### config.mk
export PLATFORM = sky130hd
export DESIGN_NAME = mul
export DESIGN_NICKNAME = mul
export VERILOG_FILES = /design/flow/design.v
export SDC_FILE = /design/flow/constraint.sdc
export NUM_CORES = 4
export LEC_CHECK = 0
export ABC_AREA = 1
export CAP_MARGIN = 20
export CORE_MARGIN = 2
export CORE_UTILIZATION = 72
export CTS_CLUSTER_DIAMETER = 220
export CTS_CLUSTER_SIZE = 15
export PLACE_DENSITY_LB_ADDON = 0.01
export SETUP_SLACK_MARGIN = 2.02
export SLEW_MARGIN = 20
### constraint.sdc
create_clock -name core_clock -period 7.99 [get_ports {mul_clk}]
set_input_delay 1.5980 -clock core_clock [delete_from_list [all_inputs] [get_ports {mul_clk}]]
set_output_delay 1.5980 -clock core_clock [all_outputs]
set_load 0.01 [all_outputs]
### design.v
module mul(
    input         mul_clk,
    input         resetn,
    input         mul_signed,
    input  [31:0] x,
    input  [31:0] y,
    input         de_to_ex_valid,
    input         ex_allowin,
    output [63:0] result
);
    wire [16:0] booth_c;                              
    wire [63:0] booth_part_prod [16:0];               
    wire [16:0] part_prod [63:0];                     
    wire [63:0] x_mul = {{32{x[31]&mul_signed}}, x}; 
    wire [33:0] y_mul = {{ 2{y[31]&mul_signed}}, y};
    genvar j;
    generate
    for(j = 0; j < 17; j = j + 1) begin : booth
        if(j == 0) begin
          booth_2b booth_0(
                            .Y({y_mul[1:0], 1'b0}), 
                            .X(x_mul             ),
                            .P(booth_part_prod[0]), 
                            .C(booth_c[0]        )
                          );
        end else begin
          booth_2b booth(
                            .Y(y_mul[2*j+1:2*j-1]), 
                            .X(x_mul<<(2*j)      ), 
                            .P(booth_part_prod[j]), 
                            .C(booth_c[j]        )
                        );
        end
    end
    endgenerate
    genvar k;
    generate
    for(k = 0; k < 64; k = k + 1)
        begin: switch
            assign part_prod[k] = {
                                        booth_part_prod[16][k],
                                        booth_part_prod[15][k], 
                                        booth_part_prod[14][k], 
                                        booth_part_prod[13][k], 
                                        booth_part_prod[12][k], 
                                        booth_part_prod[11][k], 
                                        booth_part_prod[10][k], 
                                        booth_part_prod[ 9][k], 
                                        booth_part_prod[ 8][k], 
                                        booth_part_prod[ 7][k], 
                                        booth_part_prod[ 6][k], 
                                        booth_part_prod[ 5][k], 
                                        booth_part_prod[ 4][k], 
                                        booth_part_prod[ 3][k], 
                                        booth_part_prod[ 2][k], 
                                        booth_part_prod[ 1][k], 
                                        booth_part_prod[ 0][k]
                                  };
        end
    endgenerate
    reg  [16:0] booth_c_r;               
    reg  [16:0] part_prod_r[63:0];       
    wire [13:0] c[63:0];                 
    wire [63:0] add_src1, add_src2;      
    always @(posedge mul_clk)
    begin
        if(de_to_ex_valid & ex_allowin) begin
                booth_c_r <= booth_c;
        end
    end
    genvar m;
    generate
        for(m = 0; m < 64; m = m + 1) begin : part_prod_trans
            always @(posedge mul_clk)
            begin
                if(de_to_ex_valid & ex_allowin) begin
                    part_prod_r[m] <= part_prod[m];
                end
            end
        end
    endgenerate
    assign c[0] = booth_c_r[13:0];
    assign add_src2[0] = booth_c_r[14];
    genvar i;
    generate
    for(i = 0; i < 64; i = i + 1) 
    begin: wallace
        if(i < 63) begin
            wallace_16 wallace(
                                    .cin    (c[i]          ), 
                                    .data_in(part_prod_r[i]), 
                                    .cout   (c[i+1]        ), 
                                    .C      (add_src2[i+1] ), 
                                    .S      (add_src1[i]   )
                               );
        end else begin
            wallace_16 wallace_63(
                                    .cin    (c[63]          ),
                                    .data_in(part_prod_r[63]), 
                                    .S      (add_src1[63]   )
                                 );
        end
    end
    endgenerate
    assign result = add_src1 + add_src2 + booth_c_r[15] + booth_c_r[16];
endmodule
module booth_2b(
    input [2:0] Y,
    input [63:0] X,
    output [63:0] P,
    output C
);
    assign P = Y==3'b001 ? X      :
               Y==3'b010 ? X      :
               Y==3'b011 ? X<<1   :
               Y==3'b100 ? ~(X<<1):
               Y==3'b101 ? ~X     :
               Y==3'b110 ? ~X     :
                           68'd0;
    assign C = Y==3'b100 || Y==3'b101 || Y==3'b110;
endmodule
module wallace_16(
    input  [13:0] cin,
    input  [16:0] data_in,
    output [13:0] cout,
    output        C,
    output        S
);
    wire B1_2, A1_2, C1_3, B1_3, A1_3, A2_0, C2_1, B2_1, A2_1, B3_1, A3_1, A4_0, B4_0, A5_0;
    function [1:0] Add_1;
        input A, B, CIN;
        begin
          Add_1 = A + B + CIN;
        end
    endfunction
    assign {cout[ 0], B1_2} = Add_1(data_in[ 4], data_in[ 3], data_in[ 2]),
           {cout[ 1], A1_2} = Add_1(data_in[ 7], data_in[ 6], data_in[ 5]),
           {cout[ 2], C1_3} = Add_1(data_in[10], data_in[ 9], data_in[ 8]),
           {cout[ 3], B1_3} = Add_1(data_in[13], data_in[12], data_in[11]),
           {cout[ 4], A1_3} = Add_1(data_in[16], data_in[15], data_in[14]),
           {cout[ 5], A2_0} = Add_1(    cin[ 2],     cin[ 1],     cin[ 0]),
           {cout[ 6], C2_1} = Add_1(data_in[ 0],     cin[ 4],     cin[ 3]),
           {cout[ 7], B2_1} = Add_1(       A1_2,        B1_2, data_in[ 1]),
           {cout[ 8], A2_1} = Add_1(       A1_3,        B1_3,        C1_3),
           {cout[ 9], B3_1} = Add_1(       A2_0,     cin[ 6],     cin[ 5]),
           {cout[10], A3_1} = Add_1(       A2_1,        B2_1,        C2_1),
           {cout[11], B4_0} = Add_1(    cin[ 9],     cin[ 8],     cin[ 7]),
           {cout[12], A4_0} = Add_1(       A3_1,        B3_1,     cin[10]),
           {cout[13], A5_0} = Add_1(       A4_0,        B4_0,     cin[11]),
           {C       , S   } = Add_1(       A5_0,     cin[13],     cin[12]);
endmodule
### run.sh
#!/bin/bash
# the make line also repeats each setting of config.mk as NAME=value (left out here)
make -C /OpenROAD-flow-scripts/flow DESIGN_CONFIG=/design/flow/config.mk WORK_HOME=/design/flow/orfs CLKGATE_MAP_FILE= finish
==> results of run 1 <==
==> area by class of cell <==
class                      count  area [um2]  share of cell area
timing repair buffer         453        3840              0.0614
antenna                       10        25.0            0.000400
multi-input combinational   3544       34300               0.548
inverter                     968        3660              0.0585
clock buffer                  47        1180              0.0188
tap                          969        1210              0.0194
clock inverter                 3        68.8             0.00110
sequential                   609       18300               0.292
==> what timing repair did <==
action	in CTS	in global routing
pin swaps	82	216
endpoints found under the setup margin	64	64
setup buffers	46	55
cloned	0	1
gates resized	460	355
hold buffers	0	0
hold endpoints to repair	0	0
==> through the flow <==
stage / hold slack (ns) / TNS [ns] / util / cell area [um2] / instances
2_1_floorplan: 1.76 / -1955.65 / - / 55900 / 5531
3_3_place_gp: 2.34 / -0.226 / 0.784 / 58500 / 6440
3_5_place_dp: 2.34 / -1.43 / 0.784 / 58500 / 6440
4_1_cts: 1.71 / -8.52 / 0.816 / 60800 / 6536
5_1_grt: 1.75 / -36.63 / 0.839 / 62600 / 6594
6_report: 1.72 / -32.31 / 0.839 / 62600 / 6603
==> metal layers <==
layer  share of wire  wire [um]
met4           0.096      20900
met2            0.40      87200
met3            0.20      44600
met5          0.0014        315
met1            0.30      65600
==> ci_impl_report.md, run 1 <==
## Implementation flow summary

| Metric | Value |
|---|---|
| Initial antenna violation count | 12 |
| Most common flop cell mapped by yosys | edfxtp_1 |
| Worst endpoint data arrival time | 7.11 ns |
| Crit path cell chain | fa_2, fa_2, clkinvlp_4, buf_12, clkbuf_16, fa_1, fa_1, fa_1, inv_1, fa_1, ha_4, ha_4, nand2_2, inv_1, a21oi_1, nand2_2, nand2_2, nand3_4, xor2_2, buf_2 |
| Clock root buffer | clkbuf_16 |
| Effective utilization at floorplan | 0.728 |
| First-pass GRT wire length | 297000 um |
| Number of placement rows | 100 |
| Number of nets in the layout | 6600 |
| Core footprint | 74600 um2 |
| Final RePlAce weighted congestion | 1.03 |
| Post-layout period usage of the worst path | 1.09 |
| Met3 usage | 0.279 |
| Floorplan die height | 279 um |
| Data required, critical path | 6.39 ns |
| Maximum number of pins on one net before global-route repair | approximately 160 |
| Run status | complete, but fails checks |
| Chip area line of the yosys report | 54300 um2 |
| Synthesized-area fraction occupied by and/or/nand/nor cells | 0.0661 |
| Die W | approximately 280 um |
| Register share after synthesis | 0.337 |
| Critical path's slowest cell | fa_2 |
| Average instance area after synthesis | 9.82 um2 |
| Crit path buffers/inverters | 6 |
| Slew Viols, Final | 0 |
| CP most frequent cell | fa_1 |
| Total track usage | 0.529 |
| Synth top cells by count | 954 x inv_1, 770 x fa_1, 609 x edfxtp_1 |
| Sink Count | 609 |
| Average wire length per cell after detail routing | approximately 33 um |
| Dominant non-sequential cell family after synthesis | adder cells |
| Timing-limited maximum frequency | around 110 MHz |
| Crit path largest cell delay | 0.62 ns |
| Layout check fault list | setup timing |
| Vias in the first global route | 47700 |
| Remaining DRCs | 0 |
| Slew at the pin closest to its max-slew limit | 1.35 ns |
| Number of iterations in the first detailed-routing pass | 14 |
| Number of CTS-inserted buffers | approximately 46 |
| Capture point of the critical path | result[21] |
| Synth Register Bits | a little over 600 |
| Number of stages on the worst hold path | 2 |
| Share of synthesized area spent on multiplexers | 0 |
| Number of cells in the yosys synthesis report | between 5000 and 6000 |
| Cell family with the largest share of critical-path delay | adder cells |
| Number of buffers on the longest clock path | 3 |
| Async set or reset register ratio after synthesis | 0 |
| Final Hold Violating Endpoints | 0 |
| GRT overflow | 0 |
| Clock Pin Slew Worst Setup and Hold Paths | 0.07 ns |
| Detailed placer's ending HPWL | 136000 um |
| Count of input and output buffers | 131 |
| Worst Setup Slack, final | -0.723 ns |
| Worst setup path startpoint | part_prod_r[0][14] |
| Number of top-level design ports | 133 |
| GR Layer Usage met2 | 0.739 |
| Post-DRT Antenna Nets | 0 |
| Area share of and-or/or-and cells after synthesis | 0.175 |
| Critical path start-end classification | reg2out |
| CP Depth | 20 |
| CTS tree | built |
| Vias after detailed routing | ~50000 |
| Total of max-cap violations | 0 |
| Startpoint class of the critical path | flop |
| Crit. End Element | output pin |
| Maximum fanout count along the critical path | 4 |
| Post-synth top area share | 0.337 |
| Die Area | 77600 um2 |
| Synthesized area | 54300 um2 |
| Pre-CTS WS | -0.156 ns |
| Worst slew margin relative to its limit | 0.100 |
| WL final | 219000 um |
| Yosys Warn Count | 4 |
| Met1 Track Usage GR | 0.657 |
| Log Warnings | 44 |
| Filler instances | 4094 |
| Area contributors post-synth | edfxtp_1 34%, fa_1 28%, inv_1 6.6%, o22ai_1 5.4%, o21ai_0 4.9% |
| Worst Hold End | part_prod_r[0][5] |
| Busiest layer in global routing | met2 |
| Number of instances in the synthesized netlist | 5530 |
| Path category of the worst min-delay check | in2reg |
| RSZ-0062 raised after global routing | yes |
| Iter 0 DRT Violations | between 10000 and 15000 |
| Number of H-tree branching levels | 2 |
| Area added between synthesis and finish | 15.3% |
| Min cycle time layout | roughly 8.7 ns |
| Biggest area consumer among synthesized cells | edfxtp_1 |
| Worst min-delay path startpoint | y[10] |
| Synth unique cells | 44 |
| Number of synthesized flops with an enable pin | 609 |
| Count of final setup violators | 60 |
| DR vias/cell | between 7 and 8 |
| Area share of fa/ha/maj cells after synthesis | 0.316 |
| Most common cell in the synthesized netlist | inv_1 |
| Xor-xnor portion of the synthesized cell area | 0.00968 |
==> inputs of run 2 (changes only) <==
- CTS_CLUSTER_DIAMETER: 220 -> 397
- CTS_CLUSTER_SIZE: 15 -> default
- PLACE_DENSITY_LB_ADDON: 0.01 -> default
- SETUP_SLACK_MARGIN: 2.02 -> default
- clock period: 7.99 -> 3.09 ns (I/O delays scaled with it)
==> ci_impl_report.md, run 2 <==
## Implementation flow summary

| Metric | Value |
|---|---|
| Synth top cells by count | 954 x inv_1, 770 x fa_1, 609 x edfxtp_1 |
| Number of top-level design ports | 133 |
| Number of stages on the worst hold path | 3 |
| Min cycle time layout | just under 8 ns |
| Synthesized area | 54300 um2 |
| Final Hold Violating Endpoints | 0 |
| Clock Pin Slew Worst Setup and Hold Paths | 0.06 ns |
| Log Warnings | 37 |
| Count of final setup violators | 64 |
| Maximum number of pins on one net before global-route repair | 130 |
| Placed instance area | about 61000 um2 |
| Average wire length per cell after detail routing | 32.4 um |
| Layout check fault list | setup timing |
| Crit path cell chain | fa_2, fa_2, clkinvlp_4, buf_12, buf_4, fa_1, fa_1, fa_1, inv_1, fa_2, ha_4, ha_4, nand2_2, nor2_2, buf_4, nand2_1, nor3_1, nand2_2, nand2_4, buf_4, buf_6, xor2_2, buf_2 |
| Filler instances | 3589 |
| Area share of and-or/or-and cells after synthesis | 0.175 |
| Critical path's slowest cell | fa_2 |
| Iter 0 DRT Violations | 10300 |
| Run status | complete, but fails checks |
| Chip area line of the yosys report | about 54000 um2 |
| Register share after synthesis | 0.337 |
| Total of max-cap violations | 0 |
| Die W | approximately 280 um |
| Synth unique cells | 44 |
| Count of input and output buffers | 131 |
| Worst hold slack after final layout | about 0.43 ns |
| Number of synthesized flops with an enable pin | 609 |
| Startpoint class of the critical path | flop |
| Worst Hold End | part_prod_r[55][14] |
| Final design area excluding fillers | between 60000 and 70000 um2 |
| Number of buffers on the longest clock path | 3 |
| Detailed placer's ending HPWL | 152000 um |
| RSZ-0062 raised after global routing | yes |
| Data required, critical path | about 2.5 ns |
| Core footprint | 74600 um2 |
| CP Depth | 23 |
| Share of synthesized area spent on multiplexers | 0 |
| Number of instances in the synthesized netlist | 5530 |
| Xor-xnor portion of the synthesized cell area | 0.00968 |
| Most common flop cell mapped by yosys | edfxtp_1 |
| Worst min-delay path startpoint | x[27] |
| Total track usage | 0.555 |
| Remaining DRCs | 0 |
| Biggest area consumer among synthesized cells | edfxtp_1 |
| Floorplan die height | 279 um |
| Sink Count | just over 600 |
| Path category of the worst min-delay check | in2reg |
| Worst slew margin relative to its limit | 0.215 |
| Pre-CTS WS | -3.98 ns |
| DR vias/cell | between 7 and 8 |
| Number of nets in the layout | 6859 |
| Yosys Warn Count | 4 |
| Post-layout period usage of the worst path | 2.55 |
| Area contributors post-synth | edfxtp_1 34%, fa_1 28%, inv_1 6.6%, o22ai_1 5.4%, o21ai_0 4.9% |
| Crit path buffers/inverters | 8 |
| Number of iterations in the first detailed-routing pass | 13 |
| Worst endpoint data arrival time | around 7.3 ns |
| Hold buffer count at CTS | 0 |
| Crit. End Element | output pin |
| Async set or reset register ratio after synthesis | 0 |
| Vias in the first global route | a little over 50000 |
| CTS tree | built |
| Maximum fanout count along the critical path | 5 |
| Worst Setup Slack, final | -4.78 ns |
| Area of the multi-input gates | around 34000 um2 |
| Crit path largest cell delay | 0.68 ns |
| Number of H-tree branching levels | 3 |
| Die Area | ~78000 um2 |
| Synthesized-area fraction occupied by and/or/nand/nor cells | 0.0661 |
| GRT overflow | 0 |
| Cell family with the largest share of critical-path delay | adder cells |
| Slew at the pin closest to its max-slew limit | 1.18 ns |
| Timing-limited maximum frequency | 127 MHz |
| Slew Viols, Final | 0 |
| Flip-flop and latch area | approximately 18000 um2 |
| Area added between synthesis and finish | 20.6% |
| Post-DRT Antenna Nets | 0 |
| Critical path start-end classification | reg2out |
| Dominant non-sequential cell family after synthesis | adder cells |
| Capture point of the critical path | result[30] |
| Effective utilization at floorplan | 0.728 |
| Worst setup path startpoint | part_prod_r[0][15] |
| Number of placement rows | 100 |
| Initial antenna violation count | 15 |
| Vias after detailed routing | 51200 |
| Average instance area after synthesis | 9.82 um2 |
| First-pass GRT wire length | roughly 310000 um |
| Final RePlAce weighted congestion | 1.06 |
| Number of CTS-inserted buffers | 67 |
| Clock root buffer | clkbuf_16 |
| Post-synth top area share | 0.337 |
| Most common cell in the synthesized netlist | inv_1 |
| Area share of fa/ha/maj cells after synthesis | 0.316 |
| Synth Register Bits | roughly 610 |
| WL final | about 220000 um |
| Number of cells in the yosys synthesis report | 5530 |
-- run 2: routing by layer --
| layer | GRT usage | routed length, um | vias up | share of wire |
|---|---|---|---|---|
| li1 | - | - | 19400 | - |
| met1 | 0.678 | 66400 | 23600 | 0.30 |
| met2 | 0.787 | 89900 | 6177 | 0.40 |
| met3 | 0.270 | 43300 | 2001 | 0.19 |
| met4 | 0.364 | 23700 | 20 | 0.11 |
| met5 | 0.0106 | 277 | - | 0.0012 |
-- run 2: what timing repair did --
action / 4_1_cts / 5_1_grt
pin swaps: 121 / 145
resized: 543 / 235
setup buffers: 46 / 42
setup endpoints to repair: 64 / 64
gates cloned: 0 / 1
-- run 2: final cells by class --
type | count | share of cell area
diodes | 9 | 0.000344
clock buffers | 80 | 0.0267
clock inverters | 38 | 0.00590
inverters | 968 | 0.0560
multi-input cells | 3544 | 0.519
flip-flops and latches | 609 | 0.279
well taps | 969 | 0.0185
repair buffers | 691 | 0.0944
-- run 2: per-stage QoR --
stage	cells	util	setup TNS, ns
after detailed placement	6706	0.818	-241.39
final	6908	0.878	-281.25
after floorplan	5531	-	-4546.68
after global routing	6901	0.878	-286.72
after global placement	6706	0.818	-233.49
after CTS	6863	0.862	-252.86
==> inputs of run 3 (changes only) <==
- CORE_ASPECT_RATIO: default -> 0.5
- CTS_CLUSTER_SIZE: default -> 99
- GPL_TIMING_DRIVEN: default -> 0
- PLACE_DENSITY: default -> 0.38
- SETUP_SLACK_MARGIN: default -> 0.92
- TNS_END_PERCENT: default -> 15
==> ci_impl_report.md, run 3 <==
### Yosys + OpenROAD results

| Metric | Value |
|---|---|
| Sink Count | 609 |
| Number of CTS-inserted buffers | 10 |
| Placed instance area | 57400 um2 |
| Die Area | 77800 um2 |
| Most common flop cell mapped by yosys | edfxtp_1 |
| Halt point of the flow | 5_1_grt |
| Area share of fa/ha/maj cells after synthesis | 0.316 |
| Synth unique cells | 44 |
| Effective utilization at floorplan | 0.725 |
| Number of H-tree branching levels | 1 |
| Area share of and-or/or-and cells after synthesis | 0.175 |
| Synth top cells by count | 954 x inv_1, 770 x fa_1, 609 x edfxtp_1 |
| Share of synthesized area spent on multiplexers | 0 |
| Post-synth top area share | 0.337 |
| Area contributors post-synth | edfxtp_1 34%, fa_1 28%, inv_1 6.6%, o22ai_1 5.4%, o21ai_0 4.9% |
| Synth Register Bits | 609 |
| Number of top-level design ports | 133 |
| Synthesized area | 54300 um2 |
| Chip area line of the yosys report | 54300 um2 |
| Count of input and output buffers | 124 |
| Detailed placer's ending HPWL | around 190000 um |
| Floorplan die height | between 150 and 200 um |
| Number of cells in the yosys synthesis report | roughly 5500 |
| Number of instances in the synthesized netlist | 5530 |
| Hold buffer count at CTS | 0 |
| Number of buffers on the longest clock path | 3 |
| Register share after synthesis | 0.337 |
| Clock root buffer | clkbuf_16 |
| Run status | stopped before the end |
| Xor-xnor portion of the synthesized cell area | 0.00968 |
| Biggest area consumer among synthesized cells | edfxtp_1 |
| Core footprint | 74900 um2 |
| Average instance area after synthesis | around 9.8 um2 |
| Synthesized-area fraction occupied by and/or/nand/nor cells | 0.0661 |
| Die W | 392 um |
| Cell total after placement | 6702 |
| Number of placement rows | 71 |
| Number of synthesized flops with an enable pin | around 610 |
| Most common cell in the synthesized netlist | inv_1 |
| Async set or reset register ratio after synthesis | 0 |
| Final RePlAce weighted congestion | 1.60 |
| Yosys Warn Count | 4 |
| Dominant non-sequential cell family after synthesis | adder cells |
## run 3: per-stage QoR
stage | hold slack [ns] | setup TNS (ns) | setup WS (ns)
floorplan | 0.785 | -4572.43 | -7.13
CTS | 0.304 | -278.29 | -4.55
detailed placement | 1.02 | -438.91 | -5.96
global placement | 1.01 | -7010.71 | -11.01
## run 3: timing repair
action / CTS
endpoints found under the setup margin: 830
gates cloned: 0
setup buffers: 87
pin swaps: 146
resized: 699
==> inputs of run 4 (changes only) <==
- ABC_AREA: 1 -> default
- CORE_ASPECT_RATIO: 0.5 -> default
- CORE_UTILIZATION: 72 -> 40
- CTS_CLUSTER_DIAMETER: 397 -> default
- CTS_CLUSTER_SIZE: 99 -> default
- GPL_TIMING_DRIVEN: 0 -> default
- PLACE_DENSITY: 0.38 -> default
- SETUP_SLACK_MARGIN: 0.92 -> default
- TNS_END_PERCENT: 15 -> default
- clock period: 3.09 -> 12.0 ns (I/O delays scaled with it)
==> ci_impl_report.md, run 4 <==
## Implementation flow summary

| Metric | Value |
|---|---|
| Number of cells in the yosys synthesis report | around 5000 |
| Async set or reset register ratio after synthesis | 0 |
| Cell family with the largest share of critical-path delay | adder cells |
| Register share after synthesis | 0.331 |
| Number of buffers on the longest clock path | 3 |
| Area share of and-or/or-and cells after synthesis | 0.149 |
| Dominant non-sequential cell family after synthesis | adder cells |
| Clock root buffer | clkbuf_16 |
| GRT overflow | 0 |
| Data required, critical path | 9.60 ns |
| Total track usage | 0.253 |
| Run status | no timing/DRC/antenna violations |
| Critical path's slowest cell | fa_1 |
| Number of nets in the layout | 5827 |
| Setup Buffers After CTS | 0 |
| Effective utilization at floorplan | 0.402 |
| Vias after detailed routing | 38600 |
| Remaining DRCs | 0 |
| Hold buffer count at CTS | 0 |
| CP Depth | 23 |
| Chip area line of the yosys report | 55300 um2 |
| Vias in the first global route | 39400 |
| Post-synth top area share | 0.331 |
| Number of instances in the synthesized netlist | 4958 |
| Share of synthesized area spent on multiplexers | 0.00256 |
| Log Warnings | 33 |
| Floorplan die height | 376 um |
| Crit path cell chain | fa_1, buf_4, inv_1, buf_4, fa_1, fa_1, fa_1, fa_1, inv_1, fa_1, ha_1, ha_1, and3_1, nand3_1, a2111oi_2, o31ai_2, buf_4, a21o_1, or3_4, a21oi_4, o22ai_1, xnor2_1, clkdlybuf4s50_1 |
| Number of CTS-inserted buffers | 72 |
| Average instance area after synthesis | between 10 and 15 um2 |
| Die W | 376 um |
| Most common flop cell mapped by yosys | edfxtp_1 |
| Count of input and output buffers | 131 |
| Filler instances | between 10000 and 15000 |
| Total negative setup slack | 0 ns |
| Synthesized area | between 50000 and 60000 um2 |
| Worst setup path startpoint | part_prod_r[0][16] |
| Iter 0 DRT Violations | 4448 |
| Detailed placer's ending HPWL | 124000 um |
| Number of iterations in the first detailed-routing pass | 6 |
| Capture point of the critical path | result[58] |
| Total of max-cap violations | 0 |
| Busiest layer in global routing | met2 |
| Xor-xnor portion of the synthesized cell area | 0.0919 |
| Area added between synthesis and finish | 9.17% |
| Number of top-level design ports | 133 |
| Die Area | 141000 um2 |
| Path category of the worst min-delay check | in2reg |
| Met1 Track Usage GR | 0.349 |
| Synth Register Bits | 609 |
| Yosys Warn Count | 4 |
| Maximum fanout count along the critical path | 8 |
| Worst Setup Slack, final | just over 0.4 ns |
| Crit path largest cell delay | 0.73 ns |
| Min cycle time layout | 11.59 ns |
| Synthesized-area fraction occupied by and/or/nand/nor cells | 0.0366 |
| Biggest area consumer among synthesized cells | edfxtp_1 |
| Met3 usage | 0.0538 |
| GR Layer Usage met2 | 0.395 |
| Initial antenna violation count | 13 |
| Count of final setup violators | 0 |
| WL final | 177000 um |
| Number of synthesized flops with an enable pin | around 610 |
| Maximum number of pins on one net before global-route repair | roughly 160 |
| Worst min-delay path startpoint | y[7] |
| Worst endpoint data arrival time | 9.19 ns |
| Number of placement rows | ~140 |
| Final RePlAce weighted congestion | 1.02 |
| Number of stages on the worst hold path | 2 |
| Crit. End Element | output pin |
| Worst Hold End | part_prod_r[6][3] |
| RSZ-0062 raised after global routing | no |
| Critical path start-end classification | reg2out |
| Clock Pin Slew Worst Setup and Hold Paths | 0.06 ns |
| DR vias/cell | 5.76 |
| CTS tree | built |
| Post-DRT Antenna Nets | 0 |
| Sink Count | 609 |
| Final Hold Violating Endpoints | 0 |
| First-pass GRT wire length | between 200000 and 300000 um |
| Core footprint | 137000 um2 |
| Worst slew margin relative to its limit | 0.179 |
| CP most frequent cell | fa_1 |
| Timing-limited maximum frequency | 86.3 MHz |
| Area of the multi-input gates | ~33000 um2 |
| Average wire length per cell after detail routing | roughly 26 um |
| Area contributors post-synth | edfxtp_1 33%, fa_1 28%, xor2_1 8.1%, a22oi_1 6.1%, inv_1 4.9% |
| Crit path buffers/inverters | 6 |
| Area share of fa/ha/maj cells after synthesis | 0.310 |
| Post-layout period usage of the worst path | 0.966 |
| Synth unique cells | a little under 80 |
| Slew at the pin closest to its max-slew limit | 1.23 ns |
| Pre-CTS WS | 0.837 ns |
| Flip-flop and latch area | 18300 um2 |
| Slew Viols, Final | 0 |
| Most common cell in the synthesized netlist | fa_1 |
| Synth top cells by count | 770 x fa_1, 722 x inv_1, 609 x edfxtp_1 |
| Number of H-tree branching levels | 3 |
| Startpoint class of the critical path | flop |
## run 4: layout make-up
type / instances / share of cell area
clock buffers: 88 / 0.0319
clock inverters: 29 / 0.00359
repair buffers: 245 / 0.0334
well taps: 1794 / 0.0372
inverters: 723 / 0.0450
multi-input cells: 3198 / 0.545
flip-flops and latches: 609 / 0.303
diodes: 7 / 0.000290
## run 4: through the flow
stage	utilization	hold WS (ns)	cells	cell area [um2]
floorplan	-	2.61	4959	55300
finish	0.439	2.33	6693	60300
global placement	0.423	2.93	6567	58100
global route	0.439	2.32	6686	60300
detailed placement	0.423	2.93	6568	58100
CTS	0.439	2.26	6685	60300
## run 4: per-layer routing
layer	vias up	share of wire
met4	10	0.036
met3	328	0.096
met2	1991	0.46
li1	16400	-
met1	19800	0.41
met5	-	0.00046
## run 4: repair_timing
item	in CTS	in global routing
endpoints found under the setup margin	0	2
endpoints found under the hold margin	0	0
gates resized	0	4
==> inputs of run 5 (changes only) <==
- clock period: 12.0 -> 7.0 ns (I/O delays scaled with it)
==> ci_impl_report.md, run 5 <==
## Implementation flow summary

| Metric | Value |
|---|---|
| Min cycle time layout | ~9 ns |
| Yosys Warn Count | 4 |
| Number of stages on the worst hold path | 2 |
| Count of final setup violators | 63 |
| Run status | complete, but fails checks |
| Worst setup path startpoint | part_prod_r[0][9] |
| CP Depth | 26 |
| Count of input and output buffers | 131 |
| Number of placement rows | ~140 |
| Most common flop cell mapped by yosys | edfxtp_1 |
| Sink Count | about 600 |
| Effective utilization at floorplan | 0.402 |
| Clock root buffer | clkbuf_16 |
| Vias in the first global route | 41700 |
| WL final | approximately 190000 um |
| RSZ-0062 raised after global routing | yes |
| Timing-limited maximum frequency | 111 MHz |
| Average wire length per cell after detail routing | 27.2 um |
| Area share of and-or/or-and cells after synthesis | 0.149 |
| Die Area | 141000 um2 |
| CTS tree | built |
| Number of synthesized flops with an enable pin | between 600 and 700 |
| Critical path's slowest cell | fa_2 |
| Vias after detailed routing | 40600 |
| Chip area line of the yosys report | 55300 um2 |
| Number of cells in the yosys synthesis report | 4958 |
| Critical path start-end classification | reg2out |
| Post-DRT Antenna Nets | 0 |
| Number of instances in the synthesized netlist | 4958 |
| Iter 0 DRT Violations | 4782 |
| GRT overflow | 0 |
| Worst slew margin relative to its limit | 0.193 |
| Remaining DRCs | 0 |
| Maximum number of pins on one net before global-route repair | 122 |
| Floorplan die height | 376 um |
| Final Hold Violating Endpoints | 0 |
| Synth unique cells | 78 |
| DR vias/cell | 5.73 |
| Most common cell in the synthesized netlist | fa_1 |
| Xor-xnor portion of the synthesized cell area | 0.0919 |
| Final RePlAce weighted congestion | around 0.94 |
| Data required, critical path | 5.60 ns |
| Crit path buffers/inverters | 8 |
| Hold buffer count at CTS | 0 |
| Async set or reset register ratio after synthesis | 0 |
| Number of CTS-inserted buffers | 71 |
| Biggest area consumer among synthesized cells | edfxtp_1 |
| Worst Hold End | part_prod_r[26][0] |
| Crit path largest cell delay | 0.70 ns |
| Cell family with the largest share of critical-path delay | adder cells |
| Number of buffers on the longest clock path | 3 |
| Crit. End Element | output pin |
| Initial antenna violation count | 10 |
| Layout check fault list | setup timing |
| Number of iterations in the first detailed-routing pass | 6 |
| Share of synthesized area spent on multiplexers | 0.00256 |
| Average instance area after synthesis | 11.1 um2 |
| Synthesized-area fraction occupied by and/or/nand/nor cells | 0.0366 |
| First-pass GRT wire length | 284000 um |
| Capture point of the critical path | result[58] |
| Post-layout period usage of the worst path | 1.29 |
| Maximum fanout count along the critical path | 2 |
| Pre-CTS WS | -2.03 ns |
| Dominant non-sequential cell family after synthesis | adder cells |
| Number of top-level design ports | 133 |
| Synthesized area | ~55000 um2 |
| Worst endpoint data arrival time | ~7.6 ns |
| CP most frequent cell | fa_1 |
| Total track usage | 0.274 |
| Die W | 376 um |
| Worst Setup Slack, final | -2.04 ns |
| Area added between synthesis and finish | 18.4% |
| Number of H-tree branching levels | 3 |
| Post-synth top area share | 0.331 |
| Slew at the pin closest to its max-slew limit | 1.21 ns |
| Startpoint class of the critical path | flop |
| Core footprint | 137000 um2 |
| Worst min-delay path startpoint | y[1] |
| Register share after synthesis | 0.331 |
| Area share of fa/ha/maj cells after synthesis | 0.310 |
| Synth Register Bits | just over 600 |
| Area contributors post-synth | edfxtp_1 33%, fa_1 28%, xor2_1 8.1%, a22oi_1 6.1%, inv_1 4.9% |
| Total of max-cap violations | 0 |
| Path category of the worst min-delay check | in2reg |
| Synth top cells by count | 770 x fa_1, 722 x inv_1, 609 x edfxtp_1 |
| Detailed placer's ending HPWL | 132000 um |
| Number of nets in the layout | roughly 6200 |
| Slew Viols, Final | 0 |
| Clock Pin Slew Worst Setup and Hold Paths | 0.06 ns |
| Log Warnings | 41 |
| Total negative setup slack | -93.41 ns |
| Worst hold slack after final layout | 1.33 ns |
-- run 5: metrics by stage --
step / instance area, um2 / std cells / utilization
2_1_floorplan: 56100 / 4959 / -
3_3_place_gp: 61800 / 6915 / 0.450
3_5_place_dp: 61800 / 6915 / 0.450
4_1_cts: 65000 / 7057 / 0.473
5_1_grt: 65400 / 7075 / 0.477
6_report: 65400 / 7076 / 0.477
-- run 5: cell type report --
class | count | area [um2]
Antenna cell | 1 | 2.50
Clock buffer | 92 | 1920
Clock inverter | 31 | 317
Fill cell | 12200 | 71900
Inverter | 723 | 2730
Multi-Input combinational cell | 3198 | 34700
Sequential cell | 609 | 18300
Tap cell | 1794 | 2240
Timing Repair Buffer | 628 | 5220
-- run 5: what timing repair did --
| action | 4_1_cts | 5_1_grt |
|---|---|---|
| buffers inserted | 25 | 18 |
| endpoints found under the setup margin | 64 | 63 |
| gates cloned | 0 | 0 |
| resized | 430 | 71 |
| pin swaps | 94 | 57 |
-- run 5: per-layer routing --
metal	routed length (um)	vias to the layer above	GRT usage
met5	94	-	0
met4	8070	14	0.112
met3	23900	372	0.0853
met2	82200	2415	0.400
met1	78400	20600	0.379
li1	-	17200	-
==> inputs of run 6 (changes only) <==
- CAP_MARGIN: 20 -> 30
- CORE_UTILIZATION: 40 -> 72
- CTS_CLUSTER_SIZE: default -> 71
- GPL_ROUTABILITY_DRIVEN: default -> 1
- MIN_ROUTING_LAYER: default -> met1
- PLACE_DENSITY_LB_ADDON: default -> 0.28
- SETUP_SLACK_MARGIN: default -> -0.14
- SLEW_MARGIN: 20 -> 5
- TNS_END_PERCENT: default -> 70
- clock period: 7.0 -> 6.92 ns (I/O delays scaled with it)
==> ci_impl_report.md, run 6 <==
## Implementation flow summary

| Metric | Value |
|---|---|
| Run status | complete, but fails checks |
| Layout check fault list | setup timing |
| Count of input and output buffers | 131 |
| Worst slew margin relative to its limit | 0.202 |
| Xor-xnor portion of the synthesized cell area | 0.0919 |
| Most common flop cell mapped by yosys | edfxtp_1 |
| Count of final setup violators | about 63 |
| Number of H-tree branching levels | 3 |
| Post-layout period usage of the worst path | 1.31 |
| Async set or reset register ratio after synthesis | 0 |
| DR vias/cell | between 7 and 8 |
| CP Depth | 21 |
| Iter 0 DRT Violations | 8286 |
| Worst Hold End | part_prod_r[11][5] |
| Number of nets in the layout | 6180 |
| Number of synthesized flops with an enable pin | 609 |
| Post-DRT Antenna Nets | 0 |
| Data required, critical path | 5.54 ns |
| Filler instances | between 3000 and 4000 |
| Number of instances in the synthesized netlist | 4958 |
| Final design area excluding fillers | 63900 um2 |
| Average wire length per cell after detail routing | 30.7 um |
| Chip area line of the yosys report | 55300 um2 |
| Detailed placer's ending HPWL | 126000 um |
| Log Warnings | approximately 40 |
| Biggest area consumer among synthesized cells | edfxtp_1 |
| Area share of fa/ha/maj cells after synthesis | 0.310 |
| Number of cells in the yosys synthesis report | about 5000 |
| Synthesized-area fraction occupied by and/or/nand/nor cells | 0.0366 |
| Share of synthesized area spent on multiplexers | 0.00256 |
| Slew Viols, Final | 0 |
| Most common cell in the synthesized netlist | fa_1 |
| Capture point of the critical path | result[62] |
| Worst Setup Slack, final | -2.17 ns |
| Worst min-delay path startpoint | x[0] |
| Die Area | between 70000 and 80000 um2 |
| Sink Count | 609 |
| Critical path's slowest cell | fa_1 |
| RSZ-0062 raised after global routing | yes |
| Crit. End Element | output pin |
| Number of iterations in the first detailed-routing pass | 16 |
| Post-synth top area share | 0.331 |
| Crit path largest cell delay | 0.73 ns |
| Average instance area after synthesis | 11.1 um2 |
| Final Hold Violating Endpoints | 0 |
| WL final | 193000 um |
| Vias after detailed routing | roughly 44000 |
| Initial antenna violation count | 12 |
| Synth top cells by count | 770 x fa_1, 722 x inv_1, 609 x edfxtp_1 |
| Synthesized area | 55300 um2 |
| Number of buffers on the longest clock path | 3 |
| Total track usage | 0.482 |
| Die W | approximately 280 um |
| GRT overflow | 0 |
| Final RePlAce weighted congestion | 1.04 |
| Remaining DRCs | 0 |
| Synth Register Bits | 609 |
| Number of stages on the worst hold path | 2 |
| Placed instance area | 59900 um2 |
| Worst endpoint data arrival time | 7.71 ns |
| Number of CTS-inserted buffers | 67 |
| Number of top-level design ports | 133 |
| Clock Pin Slew Worst Setup and Hold Paths | approximately 0.070 ns |
| Maximum fanout count along the critical path | 4 |
| Timing-limited maximum frequency | 110 MHz |
| Clock root buffer | clkbuf_16 |
| Floorplan die height | 281 um |
| Worst setup path startpoint | part_prod_r[0][16] |
| Register share after synthesis | 0.331 |
| First-pass GRT wire length | between 200000 and 300000 um |
| Crit path buffers/inverters | 4 |
| Number of placement rows | 101 |
| Effective utilization at floorplan | 0.728 |
| CTS tree | built |
| Area added between synthesis and finish | 15.6% |
| Min cycle time layout | around 9.1 ns |
| Yosys Warn Count | 4 |
| Slew at the pin closest to its max-slew limit | about 1.2 ns |
| Path category of the worst min-delay check | in2reg |
| Startpoint class of the critical path | flop |
| Maximum number of pins on one net before global-route repair | ~120 |
| Vias in the first global route | 44300 |
| Total of max-cap violations | 0 |
| Area share of and-or/or-and cells after synthesis | 0.149 |
| Cell family with the largest share of critical-path delay | adder cells |
| Synth unique cells | 78 |
| Critical path start-end classification | reg2out |
| Area contributors post-synth | edfxtp_1 33%, fa_1 28%, xor2_1 8.1%, a22oi_1 6.1%, inv_1 4.9% |
| Dominant non-sequential cell family after synthesis | adder cells |
| Crit path cell chain | buf_6, fa_1, inv_1, fa_1, fa_2, fa_1, fa_2, inv_1, fa_2, ha_4, ha_4, and4_2, nand3_4, a2111oi_4, o31ai_4, a21o_1, or3_4, a21oi_4, o31ai_2, xnor2_1, buf_2 |
| Core footprint | 75900 um2 |
## run 6: final cells by class
type	count	area, um2	share of cell area
Clock buffer	86	1790	0.0280
Inverter	723	2720	0.0426
Tap cell	1030	1290	0.0202
Sequential cell	609	18300	0.286
Timing Repair Buffer	603	5010	0.0785
Clock inverter	29	254	0.00398
Multi-Input combinational cell	3198	34500	0.540
Antenna cell	8	20.0	0.000313
## run 6: per-layer routing
metal | vias to the layer above | routed length (um) | GRT usage
li1 | 17100 | - | -
met1 | 21300 | 60800 | 0.617
met2 | 4829 | 81900 | 0.706
met3 | 1219 | 36200 | 0.218
met4 | 12 | 14100 | 0.223
met5 | - | 135 | 0.00938
## run 6: timing repair
item | CTS | global route
setup endpoints to repair | 64 | 64
hold buffers | 0 | 0
pin swaps | 87 | 110
gates cloned | 0 | 1
resized | 351 | 145
setup buffers | 17 | 23
endpoints found under the hold margin | 0 | 0
## run 6: metrics by stage
step / hold WS [ns] / setup TNS, ns / std cells / utilization / worst slack, ns
after floorplan: 1.59 / -61.76 / 4959 / - / -1.49
after global placement: 1.96 / -78.91 / 6113 / 0.786 / -1.84
after detailed placement: 1.94 / -85.22 / 6122 / 0.789 / -1.90
after CTS: 1.31 / -89.78 / 6250 / 0.828 / -1.83
after global routing: 1.35 / -103.77 / 6279 / 0.841 / -2.17
final: 1.32 / -97.95 / 6286 / 0.841 / -2.17
==> inputs of run 7 (changes only) <==
- CAP_MARGIN: 30 -> 0
- CORE_ASPECT_RATIO: default -> 1.45
- CTS_CLUSTER_DIAMETER: default -> 347
- CTS_CLUSTER_SIZE: 71 -> 10
- GPL_ROUTABILITY_DRIVEN: 1 -> default
- MIN_ROUTING_LAYER: met1 -> default
- PLACE_DENSITY: default -> 0.42
- PLACE_DENSITY_LB_ADDON: 0.28 -> default
- SETUP_SLACK_MARGIN: -0.14 -> 1.66
- SLEW_MARGIN: 5 -> 20
- TNS_END_PERCENT: 70 -> 40
- clock period: 6.92 -> 6.78 ns (I/O delays scaled with it)
==> ci_impl_report.md, run 7 <==
## Implementation flow summary

| Metric | Value |
|---|---|
| Number of instances in the synthesized netlist | 4958 |
| Yosys Warn Count | 4 |
| Count of input and output buffers | around 130 |
| Clock root buffer | clkbuf_16 |
| Min cycle time layout | between 8 and 9 ns |
| Total track usage | 0.481 |
| Clock Pin Slew Worst Setup and Hold Paths | roughly 0.050 ns |
| Final RePlAce weighted congestion | 1.00 |
| Area added between synthesis and finish | 13.8% |
| Placed instance area | 59700 um2 |
| Worst Hold End | part_prod_r[12][6] |
| Floorplan die height | 338 um |
| Run status | complete, but fails checks |
| Startpoint class of the critical path | flop |
| Synth unique cells | between 70 and 80 |
| Maximum number of pins on one net before global-route repair | 128 |
| Critical path start-end classification | reg2out |
| Vias after detailed routing | between 40000 and 50000 |
| Number of buffers on the longest clock path | 3 |
| Core footprint | ~76000 um2 |
| Slew at the pin closest to its max-slew limit | 1.33 ns |
| Total of max-cap violations | 0 |
| Sink Count | between 600 and 700 |
| Biggest area consumer among synthesized cells | edfxtp_1 |
| Met1 Track Usage GR | 0.564 |
| Critical path's slowest cell | fa_2 |
| Number of nets in the layout | 6173 |
| Pre-CTS WS | -2.26 ns |
| Most common flop cell mapped by yosys | edfxtp_1 |
| Chip area line of the yosys report | about 55000 um2 |
| Crit path largest cell delay | 0.66 ns |
| First-pass GRT wire length | ~270000 um |
| Number of top-level design ports | 133 |
| Number of iterations in the first detailed-routing pass | 7 |
| Area share of fa/ha/maj cells after synthesis | 0.310 |
| Maximum fanout count along the critical path | 11 |
| CTS tree | built |
| RSZ-0062 raised after global routing | yes |
| Log Warnings | 43 |
| Number of stages on the worst hold path | 2 |
| Share of synthesized area spent on multiplexers | 0.00256 |
| Post-layout period usage of the worst path | 1.31 |
| GR Layer Usage met2 | 0.741 |
| CP most frequent cell | fa_1 |
| Final design area excluding fillers | 62900 um2 |
| WL final | 185000 um |
| Data required, critical path | 5.42 ns |
| Iter 0 DRT Violations | 6149 |
| Worst Setup Slack, final | -2.09 ns |
| Slew Viols, Final | 0 |
| Worst slew margin relative to its limit | 0.115 |
| Most common cell in the synthesized netlist | fa_1 |
| Number of cells in the yosys synthesis report | 4958 |
| CP Depth | 25 |
| GRT overflow | 0 |
| Die W | 234 um |
| Worst min-delay path startpoint | y[13] |
| Count of final setup violators | between 60 and 70 |
| Area share of and-or/or-and cells after synthesis | 0.149 |
| Number of CTS-inserted buffers | 70 |
| Path category of the worst min-delay check | in2reg |
| Synthesized-area fraction occupied by and/or/nand/nor cells | 0.0366 |
| Capture point of the critical path | result[51] |
| Crit. End Element | output pin |
| Number of H-tree branching levels | 3 |
| Post-synth top area share | 0.331 |
| Die Area | ~79000 um2 |
| Post-DRT Antenna Nets | 0 |
| Detailed placer's ending HPWL | 125000 um |
| Effective utilization at floorplan | 0.725 |
| Met3 usage | 0.150 |
| Synthesized area | 55300 um2 |
| Average instance area after synthesis | 11.1 um2 |
| Xor-xnor portion of the synthesized cell area | 0.0919 |
| Crit path buffers/inverters | 8 |
| Area contributors post-synth | edfxtp_1 33%, fa_1 28%, xor2_1 8.1%, a22oi_1 6.1%, inv_1 4.9% |
| Final Hold Violating Endpoints | 0 |
| Register share after synthesis | 0.331 |
| Vias in the first global route | 45000 |
| Average wire length per cell after detail routing | ~30 um |
| Filler instances | 4468 |
| Remaining DRCs | 0 |
| Timing-limited maximum frequency | 113 MHz |
| Cell family with the largest share of critical-path delay | adder cells |
| Async set or reset register ratio after synthesis | 0 |
| Synth top cells by count | 770 x fa_1, 722 x inv_1, 609 x edfxtp_1 |
| DR vias/cell | 6.87 |
| Number of placement rows | 122 |
| Busiest layer in global routing | met2 |
| Number of synthesized flops with an enable pin | 609 |
| Initial antenna violation count | 14 |
| Worst setup path startpoint | part_prod_r[0][9] |
| Synth Register Bits | ~610 |
| Worst endpoint data arrival time | approximately 7.5 ns |
| Layout check fault list | setup timing |
| Dominant non-sequential cell family after synthesis | adder cells |
## run 7: final cells by class
class | instances | area, um2 | area share
clock buffer | 76 | 1880 | 0.0299
inverter | 723 | 2730 | 0.0434
tap | 992 | 1240 | 0.0197
antenna | 10 | 25.0 | 0.000398
timing repair buffer | 593 | 4610 | 0.0734
clock inverter | 2 | 32.5 | 0.000517
multi-input combinational | 3198 | 34100 | 0.542
sequential | 609 | 18300 | 0.291
## run 7: what timing repair did
| action | in CTS | in global routing |
|---|---|---|
| hold buffers | 0 | 0 |
| setup buffers | 11 | 10 |
| resized | 362 | 84 |
| pin swaps | 70 | 78 |
| endpoints found under the setup margin | 64 | 64 |
## run 7: per-stage QoR
| step | instances | TNS [ns] | utilization | hold WS (ns) |
|---|---|---|---|---|
| global placement | 6094 | -95.87 | 0.784 | 1.85 |
| finish | 6203 | -100.81 | 0.825 | 1.23 |
| floorplan | 4959 | -53.94 | - | 1.56 |
| global route | 6195 | -110.78 | 0.825 | 1.23 |
| CTS | 6183 | -100.21 | 0.820 | 1.21 |
| detailed placement | 6094 | -101.50 | 0.784 | 1.87 |
## run 7: layer usage
layer / share of wire / up-vias
li1: - / 17100
met1: 0.31 / 20800
met2: 0.46 / 3717
met3: 0.14 / 1065
met4: 0.093 / 10
met5: 0.00034 / -
==> inputs of run 8 (changes only) <==
- CAP_MARGIN: 0 -> 5
- CORE_ASPECT_RATIO: 1.45 -> default
- CORE_UTILIZATION: 72 -> 71
- CTS_CLUSTER_DIAMETER: 347 -> default
- CTS_CLUSTER_SIZE: 10 -> 37
- GPL_ROUTABILITY_DRIVEN: default -> 1
- MIN_ROUTING_LAYER: default -> met1
- PLACE_DENSITY: 0.42 -> default
- PLACE_DENSITY_LB_ADDON: default -> 0.0
- SETUP_SLACK_MARGIN: 1.66 -> 1.65
- SLEW_MARGIN: 20 -> 5
- TNS_END_PERCENT: 40 -> 70
- clock period: 6.78 -> 6.2 ns (I/O delays scaled with it)
==> ci_impl_report.md, run 8 <==
## Implementation flow summary

| Metric | Value |
|---|---|
| Run status | complete, but fails checks |
| Layout check fault list | setup timing |
| GRT overflow | 0 |
| Worst Hold End | part_prod_r[30][15] |
| Count of input and output buffers | 131 |
| Worst setup path startpoint | part_prod_r[0][12] |
| Register share after synthesis | 0.331 |
| Crit path buffers/inverters | 8 |
| Effective utilization at floorplan | 0.716 |
| Final Hold Violating Endpoints | 0 |
| Synthesized-area fraction occupied by and/or/nand/nor cells | 0.0366 |
| Chip area line of the yosys report | around 55000 um2 |
| Cell family with the largest share of critical-path delay | adder cells |
| RSZ-0062 raised after global routing | yes |
| Maximum fanout count along the critical path | 6 |
| Remaining DRCs | 0 |
| Number of stages on the worst hold path | 2 |
| Startpoint class of the critical path | flop |
| Timing-limited maximum frequency | 113 MHz |
| DR vias/cell | 6.70 |
| Final cell count without fillers | 6295 |
| CTS tree | built |
| Sink Count | 609 |
| WL final | about 180000 um |
| Filler instances | between 4000 and 5000 |
| Share of synthesized area spent on multiplexers | 0.00256 |
| Number of nets in the layout | 6183 |
| Post-layout util | 0.822 |
| Area contributors post-synth | edfxtp_1 33%, fa_1 28%, xor2_1 8.1%, a22oi_1 6.1%, inv_1 4.9% |
| Average wire length per cell after detail routing | roughly 29 um |
| Synth unique cells | 78 |
| Vias in the first global route | 43000 |
| Post-synth top area share | 0.331 |
| Die Area | 80100 um2 |
| Worst endpoint data arrival time | 7.61 ns |
| Die W | 283 um |
| Synthesized area | 55300 um2 |
| Flip-flop and latch area | 18300 um2 |
| Worst slew margin relative to its limit | 0.124 |
| Post-DRT Antenna Nets | 0 |
| Worst Setup Slack, final | -2.65 ns |
| Total of max-cap violations | 0 |
| Average instance area after synthesis | 11.1 um2 |
| Number of CTS-inserted buffers | 66 |
| Min cycle time layout | 8.85 ns |
| Number of synthesized flops with an enable pin | 609 |
| Post-layout period usage of the worst path | 1.43 |
| Maximum number of pins on one net before global-route repair | 131 |
| First-pass GRT wire length | between 200000 and 300000 um |
| Clock Pin Slew Worst Setup and Hold Paths | 0.06 ns |
| Xor-xnor portion of the synthesized cell area | 0.0919 |
| Path category of the worst min-delay check | in2reg |
| Area share of fa/ha/maj cells after synthesis | 0.310 |
| CP most frequent cell | fa_1 |
| Dominant non-sequential cell family after synthesis | adder cells |
| Detailed placer's ending HPWL | about 130000 um |
| Async set or reset register ratio after synthesis | 0 |
| Pre-CTS WS | -2.62 ns |
| Count of final setup violators | roughly 64 |
| Area share of and-or/or-and cells after synthesis | 0.149 |
| Initial antenna violation count | 5 |
| Capture point of the critical path | result[62] |
| Number of iterations in the first detailed-routing pass | 9 |
| Cell total after placement | 6137 |
| Biggest area consumer among synthesized cells | edfxtp_1 |
| Area added between synthesis and finish | 14.9% |
| Log Warnings | ~41 |
| Core footprint | 77200 um2 |
| Floorplan die height | about 280 um |
| Crit. End Element | output pin |
| Crit path largest cell delay | 0.65 ns |
| Vias after detailed routing | about 42000 |
| Number of top-level design ports | 133 |
| Synth top cells by count | 770 x fa_1, 722 x inv_1, 609 x edfxtp_1 |
| Critical path start-end classification | reg2out |
| Yosys Warn Count | 4 |
| Clock root buffer | clkbuf_16 |
| CP Depth | 25 |
| Number of H-tree branching levels | 3 |
| Most common cell in the synthesized netlist | fa_1 |
| Number of placement rows | 102 |
| Most common flop cell mapped by yosys | edfxtp_1 |
| Slew Viols, Final | 0 |
| Number of instances in the synthesized netlist | 4958 |
| Synth Register Bits | 609 |
| Data required, critical path | 4.96 ns |
| Number of cells in the yosys synthesis report | 4958 |
| Total track usage | 0.450 |
| Critical path's slowest cell | fa_2 |
| Final RePlAce weighted congestion | 0.956 |
| Number of buffers on the longest clock path | 3 |
| Slew at the pin closest to its max-slew limit | ~1.3 ns |
| Area of the multi-input gates | approximately 34000 um2 |
| Worst min-delay path startpoint | y[31] |
| Iter 0 DRT Violations | 6579 |
[run 8: final cells by class]
cell class / instances / area share
antenna: 2 / 0.0000788
sequential: 609 / 0.288
clock inverter: 35 / 0.00546
tap: 1040 / 0.0205
clock buffer: 81 / 0.0269
inverter: 723 / 0.0429
multi-input combinational: 3198 / 0.542
timing repair buffer: 607 / 0.0743
[run 8: per-stage QoR]
step	instance area (um2)	setup TNS [ns]	hold slack (ns)
4_1_cts	62900	-122.63	1.02
2_1_floorplan	55300	-82.77	1.45
5_1_grt	63500	-142.38	1.08
3_5_place_dp	59900	-121.63	1.68
6_report	63500	-131.60	1.04
3_3_place_gp	59900	-116.73	1.65
[run 8: timing repair]
action                                  4_1_cts  5_1_grt
hold buffers                                  0        0
setup buffers                                26       13
endpoints found under the setup margin       64       64
hold endpoints to repair                      0        0
gates resized                               389      129
pin swaps                                    80       53
gates cloned                                  0        1
[run 8: per-layer routing]
layer  share of wire  track usage
met1            0.35        0.613
met2            0.44        0.658
met3            0.17        0.170
met4           0.048        0.182
met5         0.00020            0
==> inputs of run 9 (changes only) <==
- CORE_UTILIZATION: 71 -> 72
- CTS_CLUSTER_SIZE: 37 -> 71
- PLACE_DENSITY_LB_ADDON: 0.0 -> 0.28
- clock period: 6.2 -> 10.2 ns (I/O delays scaled with it)
==> ci_impl_report.md, run 9 <==
## Implementation flow summary

| Metric | Value |
|---|---|
| Timing-limited maximum frequency | roughly 100 MHz |
| Final Hold Violating Endpoints | 0 |
| Yosys Warn Count | 4 |
| Worst endpoint data arrival time | 7.56 ns |
| Crit path cell chain | fa_2, buf_4, clkinvlp_4, buf_6, fa_1, fa_2, fa_1, fa_1, inv_1, fa_2, ha_1, ha_4, and3_4, nand3_4, a2111oi_4, o31ai_4, buf_12, a21o_1, or3_4, a21oi_4, o31ai_2, xnor2_1, buf_2 |
| Synth Register Bits | 609 |
| Busiest layer in global routing | met2 |
| Maximum number of pins on one net before global-route repair | 173 |
| First-pass GRT wire length | about 260000 um |
| Number of buffers on the longest clock path | 3 |
| Synth unique cells | 78 |
| Final design area excluding fillers | 61100 um2 |
| Average instance area after synthesis | 11.1 um2 |
| Chip area line of the yosys report | 55300 um2 |
| Area added between synthesis and finish | 10.6% |
| Number of iterations in the first detailed-routing pass | 9 |
| Data required, critical path | around 8 ns |
| Count of input and output buffers | 131 |
| Hold buffer count at CTS | 0 |
| Vias in the first global route | 42600 |
| Detailed placer's ending HPWL | 116000 um |
| Die Area | around 79000 um2 |
| DR vias/cell | 6.85 |
| Slew Viols, Final | 0 |
| Synth top cells by count | 770 x fa_1, 722 x inv_1, 609 x edfxtp_1 |
| Critical path's slowest cell | fa_2 |
| Worst Hold End | booth_c_r[0] |
| Flip-flop and latch area | ~18000 um2 |
| Dominant non-sequential cell family after synthesis | adder cells |
| Average wire length per cell after detail routing | 29.0 um |
| RSZ-0062 raised after global routing | yes |
| Crit. End Element | output pin |
| Filler instances | 4306 |
| Startpoint class of the critical path | flop |
| Final RePlAce weighted congestion | roughly 1 |
| Most common flop cell mapped by yosys | edfxtp_1 |
| Floorplan die height | 281 um |
| Count of final setup violators | 0 |
| Vias after detailed routing | 41100 |
| Effective utilization at floorplan | 0.728 |
| Iter 0 DRT Violations | ~6200 |
| CTS tree | built |
| Share of synthesized area spent on multiplexers | 0.00256 |
| Number of synthesized flops with an enable pin | 609 |
| Synthesized area | 55300 um2 |
| Area of the multi-input gates | 34300 um2 |
| Met3 usage | 0.212 |
| GRT overflow | 0 |
| Number of nets in the layout | 5890 |
| Capture point of the critical path | result[62] |
| Worst min-delay path startpoint | y[1] |
| Most common cell in the synthesized netlist | fa_1 |
| Met1 Track Usage GR | 0.575 |
| Worst setup path startpoint | part_prod_r[0][16] |
| Register share after synthesis | 0.331 |
| Post-DRT Antenna Nets | 0 |
| Synthesized-area fraction occupied by and/or/nand/nor cells | 0.0366 |
| Biggest area consumer among synthesized cells | edfxtp_1 |
| Area contributors post-synth | edfxtp_1 33%, fa_1 28%, xor2_1 8.1%, a22oi_1 6.1%, inv_1 4.9% |
| Number of CTS-inserted buffers | 66 |
| Crit path largest cell delay | just over 0.7 ns |
| Worst slew margin relative to its limit | 0.0550 |
| Total of max-cap violations | 0 |
| Area share of and-or/or-and cells after synthesis | 0.149 |
| Run status | no timing/DRC/antenna violations |
| Die W | 281 um |
| Number of stages on the worst hold path | 2 |
| GR Layer Usage met2 | 0.644 |
| Total negative setup slack | 0 ns |
| Cell family with the largest share of critical-path delay | adder cells |
| Placed instance area | 57200 um2 |
| Post-synth top area share | 0.331 |
| Total track usage | 0.448 |
| Number of H-tree branching levels | 3 |
| Area share of fa/ha/maj cells after synthesis | 0.310 |
| Core footprint | 75900 um2 |
| Crit path buffers/inverters | 6 |
| Slew at the pin closest to its max-slew limit | 1.42 ns |
| Post-layout period usage of the worst path | 0.941 |
| Sink Count | 609 |
| CP Depth | 23 |
| Path category of the worst min-delay check | in2reg |
| Async set or reset register ratio after synthesis | 0 |
| Critical path start-end classification | reg2out |
| Clock root buffer | clkbuf_16 |
| Min cycle time layout | 9.60 ns |
| Log Warnings | 40 |
| Maximum fanout count along the critical path | 7 |
| Xor-xnor portion of the synthesized cell area | 0.0919 |
| Initial antenna violation count | 7 |
| WL final | roughly 170000 um |
| Remaining DRCs | 0 |
| Number of instances in the synthesized netlist | 4958 |
| Clock Pin Slew Worst Setup and Hold Paths | 0.07 ns |
| Number of cells in the yosys synthesis report | between 4000 and 5000 |
| Number of placement rows | around 100 |
| Number of top-level design ports | between 100 and 150 |
-- run 9: layout make-up --
cell class,instances,share of cell area
inverter,723,0.0446
clock buffer,81,0.0297
timing repair buffer,314,0.0385
multi-input combinational,3198,0.562
sequential,609,0.299
antenna,5,0.000205
clock inverter,39,0.00479
tap,1030,0.0211
-- run 9: through the flow --
step	instances	util	setup slack [ns]	hold WS (ns)
finish	5999	0.805	0.600	2.11
global route	5995	0.805	0.430	2.14
CTS	5963	0.796	0.564	2.09
detailed placement	5803	0.753	0.0786	2.71
global placement	5803	0.753	0.153	2.69
floorplan	4959	-	1.13	2.25
-- run 9: layer usage --
metal / routed length, um / part of all wire
met5: 189 / 0.0011
met4: 9170 / 0.053
met3: 31400 / 0.18
met2: 74900 / 0.43
met1: 58400 / 0.34
-- run 9: timing repair --
item | CTS | global route
pin swaps | 65 | 73
setup buffers | 40 | 31
resized | 323 | 151
endpoints found under the setup margin | 61 | 61
==> inputs of run 10 (changes only) <==
- CAP_MARGIN: 5 -> 20
- CORE_UTILIZATION: 72 -> 66
- CTS_CLUSTER_SIZE: 71 -> default
- GPL_ROUTABILITY_DRIVEN: 1 -> default
- MIN_ROUTING_LAYER: met1 -> default
- PLACE_DENSITY_LB_ADDON: 0.28 -> default
- SETUP_SLACK_MARGIN: 1.65 -> 2.02
- SLEW_MARGIN: 5 -> 20
- TNS_END_PERCENT: 70 -> default
- clock period: 10.2 -> 8.14 ns (I/O delays scaled with it)
==> ci_impl_report.md, run 10 <==
## Implementation flow summary

| Metric | Value |
|---|---|
| Run status | complete, but fails checks |
| Layout check fault list | setup timing |
| Count of final setup violators | between 50 and 60 |
| Sink Count | 609 |
| Worst Hold End | part_prod_r[63][13] |
| Vias in the first global route | between 40000 and 50000 |
| Synth top cells by count | 770 x fa_1, 722 x inv_1, 609 x edfxtp_1 |
| Maximum number of pins on one net before global-route repair | 152 |
| First-pass GRT wire length | 269000 um |
| Worst hold slack after final layout | 1.62 ns |
| Critical path's slowest cell | fa_2 |
| GRT overflow | 0 |
| CTS tree | built |
| Effective utilization at floorplan | 0.663 |
| Initial antenna violation count | 14 |
| Path category of the worst min-delay check | in2reg |
| Hold buffer count at CTS | 0 |
| Cell family with the largest share of critical-path delay | adder cells |
| Area share of fa/ha/maj cells after synthesis | 0.310 |
| Crit path cell chain | fa_2, clkinvlp_4, buf_12, fa_1, fa_1, fa_1, fa_1, inv_1, fa_2, ha_4, ha_4, and3_4, nand3_4, a2111oi_4, o31ai_4, a21o_1, or3_4, a21oi_4, o31ai_2, xnor2_1, buf_2 |
| Post-layout period usage of the worst path | 1.12 |
| Iter 0 DRT Violations | 5409 |
| WL final | 183000 um |
| Number of CTS-inserted buffers | 69 |
| Total of max-cap violations | 0 |
| Clock root buffer | clkbuf_16 |
| Sum of met2 wire segment lengths after detailed routing | 80700 um |
| Core footprint | 83300 um2 |
| Number of cells in the yosys synthesis report | between 4000 and 5000 |
| Async set or reset register ratio after synthesis | 0 |
| Worst Setup Slack, final | -0.950 ns |
| Synth unique cells | roughly 80 |
| Die Area | about 86000 um2 |
| Clock Pin Slew Worst Setup and Hold Paths | 0.06 ns |
| Final Hold Violating Endpoints | 0 |
| Register share after synthesis | 0.331 |
| Met3 wirelength from detailed routing | 29000 um |
| Remaining DRCs | 0 |
| Number of iterations in the first detailed-routing pass | 6 |
| Crit path buffers/inverters | 4 |
| Worst slew margin relative to its limit | 0.196 |
| RSZ-0062 raised after global routing | yes |
| Xor-xnor portion of the synthesized cell area | 0.0919 |
| Worst setup path startpoint | part_prod_r[0][15] |
| Biggest area consumer among synthesized cells | edfxtp_1 |
| Number of placement rows | approximately 110 |
| M1 wire length | 65500 um |
| Vias after detailed routing | roughly 41000 |
| Synth Register Bits | 609 |
| Average instance area after synthesis | 11.1 um2 |
| Post-synth top area share | 0.331 |
| Chip area line of the yosys report | 55300 um2 |
| Worst endpoint data arrival time | about 7.5 ns |
| Final RePlAce weighted congestion | roughly 0.95 |
| Synthesized area | 55300 um2 |
| DR vias/cell | 6.56 |
| Filler instances | 5472 |
| CP most frequent cell | fa_1 |
| Area added between synthesis and finish | 15.7% |
| Die W | 293 um |
| Startpoint class of the critical path | flop |
| Slew at the pin closest to its max-slew limit | about 1.2 ns |
-- run 10: area by class of cell --
cell class | count | area (um2) | share of cell area
Clock inverter | 43 | 368 | 0.00575
Sequential cell | 609 | 18300 | 0.286
Tap cell | 1080 | 1350 | 0.0211
Clock buffer | 81 | 1810 | 0.0284
Inverter | 723 | 2730 | 0.0427
Timing Repair Buffer | 583 | 4680 | 0.0732
Antenna cell | 4 | 10.0 | 0.000157
Multi-Input combinational cell | 3198 | 34700 | 0.543
-- run 10: routing by layer --
metal / GRT usage / up-vias
met2: 0.640 / 3217
met5: 0.000567 / -
li1: - / 17100
met1: 0.579 / 20600
met4: 0.173 / 8
met3: 0.156 / 554
-- run 10: timing repair --
| action | CTS | global route |
|---|---|---|
| endpoints found under the setup margin | 64 | 64 |
| resized | 389 | 71 |
| gates cloned | 0 | 0 |
| setup buffers | 26 | 25 |
| pin swaps | 102 | 81 |
-- run 10: per-stage QoR --
stage	instance area [um2]	setup WS, ns	util	cells	TNS [ns]
global route	63900	-1.03	0.768	6318	-39.44
global placement	60500	-0.763	0.726	6137	-17.66
detailed placement	60500	-0.824	0.726	6138	-19.61
CTS	63300	-0.878	0.760	6288	-27.75
floorplan	56200	-0.259	-	4959	-0.628
finish	63900	-0.950	0.768	6321	-30.92
